Setup of main:
Design uart_top, start of the top module:
module  uart_top(
								input  clk,
								input  rst_n,
								input  din,
								input sw8,
								output  reg  [23:0] pic_out,
								output  reg [16:0] addr,
								output  reg wr_ram,
								output  tx,
								output  reg pic_done,    
								output  reg  pic_download,    
								output  reg [7:0] rgb_led
								);
Size in the first run: ~530 cells after synthesis, ~150 flip-flops, roughly 57 I/O pins, roughly 6700 um2 of cells after synthesis.
make LEC_CHECK=0 CAP_MARGIN=30 CORE_MARGIN=2 CORE_UTILIZATION=70 CTS_CLUSTER_DIAMETER=228 GPL_ROUTABILITY_DRIVEN=1 GPL_TIMING_DRIVEN=1 SLEW_MARGIN=20 finish   # period 3.25 ns
run.sh (not shown) runs the stock make flow with config.mk's settings and CLKGATE_MAP_FILE=.
main finished all stages; however, its layout fails the closing checks, the failures being setup timing.
--- input diff main..the feature branch ---
Settings: clearing GPL_ROUTABILITY_DRIVEN, which used to be 1; putting CTS_CLUSTER_SIZE at 37 where nothing was set; swapping 30 for 20 in CAP_MARGIN; clearing GPL_TIMING_DRIVEN, which used to be 1; clearing CTS_CLUSTER_DIAMETER, which used to be 228; swapping 3.25 for 2.33 in the clock period (ns, I/O delays scaled along).
## What came out
The feature branch: flow complete, layout not clean; failing: setup timing. Going from main to the feature branch, global-route usage increased 0.21 points, final standard cell utilization of the core increased 0.60 points. Sort the feature branch and main by final-layout fill cell count asc -> top: main.

========
Setup of lane 1:
Starting RTL as in the previous note.
Settings: LEC_CHECK=0, ABC_AREA=1, CAP_MARGIN=20, CELL_PAD_IN_SITES_GLOBAL_PLACEMENT=1, CORE_ASPECT_RATIO=1.28, CORE_MARGIN=2, CORE_UTILIZATION=32, CTS_CLUSTER_DIAMETER=27, GPL_ROUTABILITY_DRIVEN=1, MAX_ROUTING_LAYER=met5, SLEW_MARGIN=25, TNS_END_PERCENT=75; clock period 2.58 ns.
Input changes introduced in lane 2 (baseline for comparison: lane 1):
# lane 1
export LEC_CHECK = 0
export ABC_AREA = 1
export CAP_MARGIN = 20
export CELL_PAD_IN_SITES_GLOBAL_PLACEMENT = 1
export CORE_ASPECT_RATIO = 1.28
export CORE_MARGIN = 2
export CORE_UTILIZATION = 32
export CTS_CLUSTER_DIAMETER = 27
export GPL_ROUTABILITY_DRIVEN = 1
export MAX_ROUTING_LAYER = met5
export SLEW_MARGIN = 25
export TNS_END_PERCENT = 75
create_clock -name core_clock -period 2.58 [get_ports {clk}]
# lane 2
export LEC_CHECK = 0
export ABC_AREA = 1
export CAP_MARGIN = 20
export CELL_PAD_IN_SITES_GLOBAL_PLACEMENT = 1
export CORE_MARGIN = 2
export CORE_UTILIZATION = 40
export GPL_ROUTABILITY_DRIVEN = 1
export MAX_ROUTING_LAYER = met4
export SLEW_MARGIN = 25
create_clock -name core_clock -period 10.0 [get_ports {clk}]
Findings:
Lane 2 ends up with a internal power component that is about 70% lower than in lane 1. Lane 2 ended up with a lower combinational power than lane 1 did. Side by side, pre-CTS setup slack turned out higher in lane 2 than in lane 1. On post-route worst hold slack, lane 2 does better than lane 1. Lane 2 vs. lane 1: area overhead of the layout relative to synthesis lower, multi-input combinational cell area lower, longest individual stage delay on the worst path higher, met3 track demand over resource higher. Static leakage | lane 2 below lane 1. Lane 2 vs. lane 1: sequential share of layout area went up by 1.7 points. As far as synthesized instance count is concerned, lane 1 and lane 2 perform about the same.
Relative to lane 2, the following input files were edited for lane 3:
# lane 2
export LEC_CHECK = 0
export ABC_AREA = 1
export CAP_MARGIN = 20
export CELL_PAD_IN_SITES_GLOBAL_PLACEMENT = 1
export CORE_MARGIN = 2
export CORE_UTILIZATION = 40
export GPL_ROUTABILITY_DRIVEN = 1
export MAX_ROUTING_LAYER = met4
export SLEW_MARGIN = 25
create_clock -name core_clock -period 10.0 [get_ports {clk}]
# lane 3
export LEC_CHECK = 0
export ABC_AREA = 1
export CAP_MARGIN = 20
export CELL_PAD_IN_SITES_GLOBAL_PLACEMENT = 1
export CORE_ASPECT_RATIO = 1.28
export CORE_MARGIN = 2
export CORE_UTILIZATION = 32
export GPL_ROUTABILITY_DRIVEN = 0
export MAX_ROUTING_LAYER = met4
export SLEW_MARGIN = 25
create_clock -name core_clock -period 10.0 [get_ports {clk}]
==> results <==
- Per the comparison of lane 3 with lane 2, initial DRC count has increased; total power consumption of the routed design has decreased; signed area change from the synthesized netlist to the final layout has increased.
- On proportion of power drawn by the clock network, the higher figure sits with lane 2, not lane 3.
- Compared lane 2 against lane 3; via count of the routed design within noise.
- Between lane 3 and lane 2, the worst hold slack does not differ in any meaningful way.
- Lane 3: routed wire length 1.5% below lane 2
- Compared with lane 2, in lane 3 slew at the pin closest to its max-slew limit saw an increase, design area now larger, overall fraction of global-route tracks in use now sits lower.
- Lane 3: starting utilization of the core area 8.2 points below lane 2
What lane 4 does differently from lane 3 at the input level:
# lane 3
export LEC_CHECK = 0
export ABC_AREA = 1
export CAP_MARGIN = 20
export CELL_PAD_IN_SITES_GLOBAL_PLACEMENT = 1
export CORE_ASPECT_RATIO = 1.28
export CORE_MARGIN = 2
export CORE_UTILIZATION = 32
export GPL_ROUTABILITY_DRIVEN = 0
export MAX_ROUTING_LAYER = met4
export SLEW_MARGIN = 25
create_clock -name core_clock -period 10.0 [get_ports {clk}]
# lane 4
export LEC_CHECK = 0
export CAP_MARGIN = 20
export CORE_ASPECT_RATIO = 0.5
export CORE_MARGIN = 2
export CORE_UTILIZATION = 70
export CTS_CLUSTER_DIAMETER = 375
export CTS_CLUSTER_SIZE = 100
export HOLD_SLACK_MARGIN = 0.3
export SETUP_SLACK_MARGIN = -0.96
export SLEW_MARGIN = 20
export TNS_END_PERCENT = 5
create_clock -name core_clock -period 10.0 [get_ports {clk}]
- Of lane 4 and lane 3, lane 4 shows the lower normalized max-slew margin, with lane 3 above it.
- Going from lane 3 to lane 4, the first-pass GRT wire length was found to have gone down by 7.9%.
- Against lane 3, lane 4 reports a power that is lower.
- Summary: with lane 3 as the reference, instance count after placement with tap cells included in lane 4 moved down by more than a quarter.
- Diff lane 3 -> lane 4 | routed wire length | decrease of about 8%
The following lists how lane 5 was set up differently from lane 4:
# lane 4
export LEC_CHECK = 0
export CAP_MARGIN = 20
export CORE_ASPECT_RATIO = 0.5
export CORE_MARGIN = 2
export CORE_UTILIZATION = 70
export CTS_CLUSTER_DIAMETER = 375
export CTS_CLUSTER_SIZE = 100
export HOLD_SLACK_MARGIN = 0.3
export SETUP_SLACK_MARGIN = -0.96
export SLEW_MARGIN = 20
export TNS_END_PERCENT = 5
create_clock -name core_clock -period 10.0 [get_ports {clk}]
# lane 5
export LEC_CHECK = 0
export CAP_MARGIN = 20
export CELL_PAD_IN_SITES_DETAIL_PLACEMENT = 1
export CELL_PAD_IN_SITES_GLOBAL_PLACEMENT = 1
export CORE_ASPECT_RATIO = 1.5
export CORE_MARGIN = 3
export CORE_UTILIZATION = 43
export CTS_CLUSTER_DIAMETER = 343
export CTS_CLUSTER_SIZE = 60
export GPL_ROUTABILITY_DRIVEN = 0
export GPL_TIMING_DRIVEN = 0
export HOLD_SLACK_MARGIN = 0.06
export SETUP_SLACK_MARGIN = 1.72
export SLEW_MARGIN = 5
create_clock -name core_clock -period 10.0 [get_ports {clk}]
Findings:
Result: PASS for each of lane 4 and lane 5. Lane 5 vs lane 4: count of buffers not belonging to the clock network in the layout up in lane 5. Diff lane 4 -> lane 5 | global-route usage | decrease of 10 points. Compared with lane 4, lane 5 shows a met2 track demand over resource that is 13 points lower. The run showing the greater post-route total power is lane 4.
Power is estimated from default activity; no workload was simulated.
